## north
// NTT_8point
module NTT_8point(clock, rst, in_valid, in_ready, x_in, out_valid, y_out);
Size in the first run: ~4000 cells after synthesis, ~340 flip-flops, about 0.038 mm2 of cells after synthesis.
clock: 6.96 ns
lec_check: 0
abc_area: 0
cap_margin: 40
core_margin: 2
core_utilization: 66
cts_cluster_diameter: 42
cts_cluster_size: 90
hold_slack_margin: -0.1
setup_slack_margin: 0.04
slew_margin: 35
tns_end_percent: 90
run.sh (not shown) runs the stock make flow with config.mk's settings and CLKGATE_MAP_FILE=.
north: all stages done; final checks FAILED (setup timing).
Input changes introduced in south (baseline for comparison: north):
Settings: clearing SETUP_SLACK_MARGIN, which used to be 0.04; swapping -0.1 for 0.27 in HOLD_SLACK_MARGIN; swapping 40 for 5 in CAP_MARGIN; clearing CTS_CLUSTER_SIZE, which used to be 90; swapping 66 for 59 in CORE_UTILIZATION; putting PLACE_DENSITY_LB_ADDON at 0.19 where nothing was set; swapping 42 for 354 in CTS_CLUSTER_DIAMETER; swapping 2 for 5 in CORE_MARGIN; swapping 6.96 for 11.0 in the clock period (ns, I/O delays scaled along).
--- outcome ---
Compared with north, south shows synthesis-to-layout area growth lower by 11 points.
south vs. north: smallest setup slack after layout increased 4.42 ns.
met2 usage ended up 15 points lower on south than on north.
Taking north as the reference, in south global-route usage over all layers decreased 8.5 points; maximum operating frequency picked up an extra 3.3%; tally of filler cells in the layout grew by 1730.
Of the two candidates, north has the better worst hold slack and south the worse one.
Looking only at met1 track demand over resource in global routing, and setting everything else aside, the lower value of south and north goes to south.
Ran to the end and failed final checks on setup timing: south.
south — length of routed met2 wiring about 14% lower, north as reference
[inputs] east vs south
Settings: PLACE_DENSITY_LB_ADDON removed (was 0.19); SETUP_SLACK_MARGIN newly set to 2.57; CORE_MARGIN changed from 5 to 2; ABC_AREA changed from 0 to 1; CTS_CLUSTER_SIZE newly set to 74; PLACE_DENSITY newly set to 0.35; CORE_UTILIZATION changed from 59 to 72; MAX_ROUTING_LAYER newly set to met4; the clock period (ns, I/O delays scaled along) changed from 11.0 to 9.05.
==> results <==
east: GRT-0232 in 5_1_grt -> run aborted. Sequential fraction of the synthesis area: east vs south — no meaningful difference. Looking at aoi/oai-family share of the synthesized area, east sits 0.19 points lower than south does. east against south: area after synthesis essentially unchanged, fraction of synthesized area in multiplexers decreased 5.8 points, synthesized cell count increased 16%, adder and majority gate portion of the synthesized area essentially unchanged.
The following lists how west was set up differently from east:
Settings: changing TNS_END_PERCENT from 90 to 10; changing SLEW_MARGIN from 35 to 20; changing CTS_CLUSTER_SIZE from 74 to 100; changing PLACE_DENSITY from 0.35 to 0.36; changing CAP_MARGIN from 5 to 20; removing HOLD_SLACK_MARGIN (formerly 0.27); removing CTS_CLUSTER_DIAMETER (formerly 354); removing MAX_ROUTING_LAYER (formerly met4); removing SETUP_SLACK_MARGIN (formerly 2.57); changing the clock period (ns, I/O delays scaled along) from 9.05 to 7.21.
### Flow results
Re post-synthesis share of cell area spent on full adders, half adders and majority gates: no difference whatsoever between east and west.
For the CTS buffer count, west came in 30 higher than east did.
Across west and east, no clean finish was achieved.
The layout from west, despite a flow that completed every stage, fails the layout checks, with the failing checks listed as setup timing.
Going from east to west, count of mapped cells out of synthesis stayed essentially flat, cell area reported after detailed placement rose by about 0.7%, synthesized-area fraction occupied by xor and xnor cells stayed essentially flat.
Changes observed in west relative to east: synthesized area per cell ~0 delta, total number of H-tree levels +1, total instance count after detailed placement +89, post-synthesis sequential area ratio ~0 delta.
The inputs of middle differ from those of west as listed below.
Settings: removing PLACE_DENSITY (formerly 0.36); changing CORE_UTILIZATION from 72 to 40; setting SETUP_SLACK_MARGIN to 2.29 for the first time; removing TNS_END_PERCENT (formerly 10); setting MIN_ROUTING_LAYER to met2 for the first time; removing ABC_AREA (formerly 1); removing CTS_CLUSTER_SIZE (formerly 100); changing the clock period (ns, I/O delays scaled along) from 7.21 to 12.0.
- middle did not stop at any stage, and its layout met the timing, design-rule and antenna checks.
- Of the two values seen for start point of the critical path, BUF1.w3[7] was produced by middle and BUF1.w3[10] by west.
- [diff] pre-CTS setup slack, middle relative to west: improvement
- Looking at area of the multi-input gates, middle sits 4.0% above west.
- Number of combinational gates with multiple inputs in middle is 399 lower than in west
- Lower sequential share of layout area goes to west over middle.
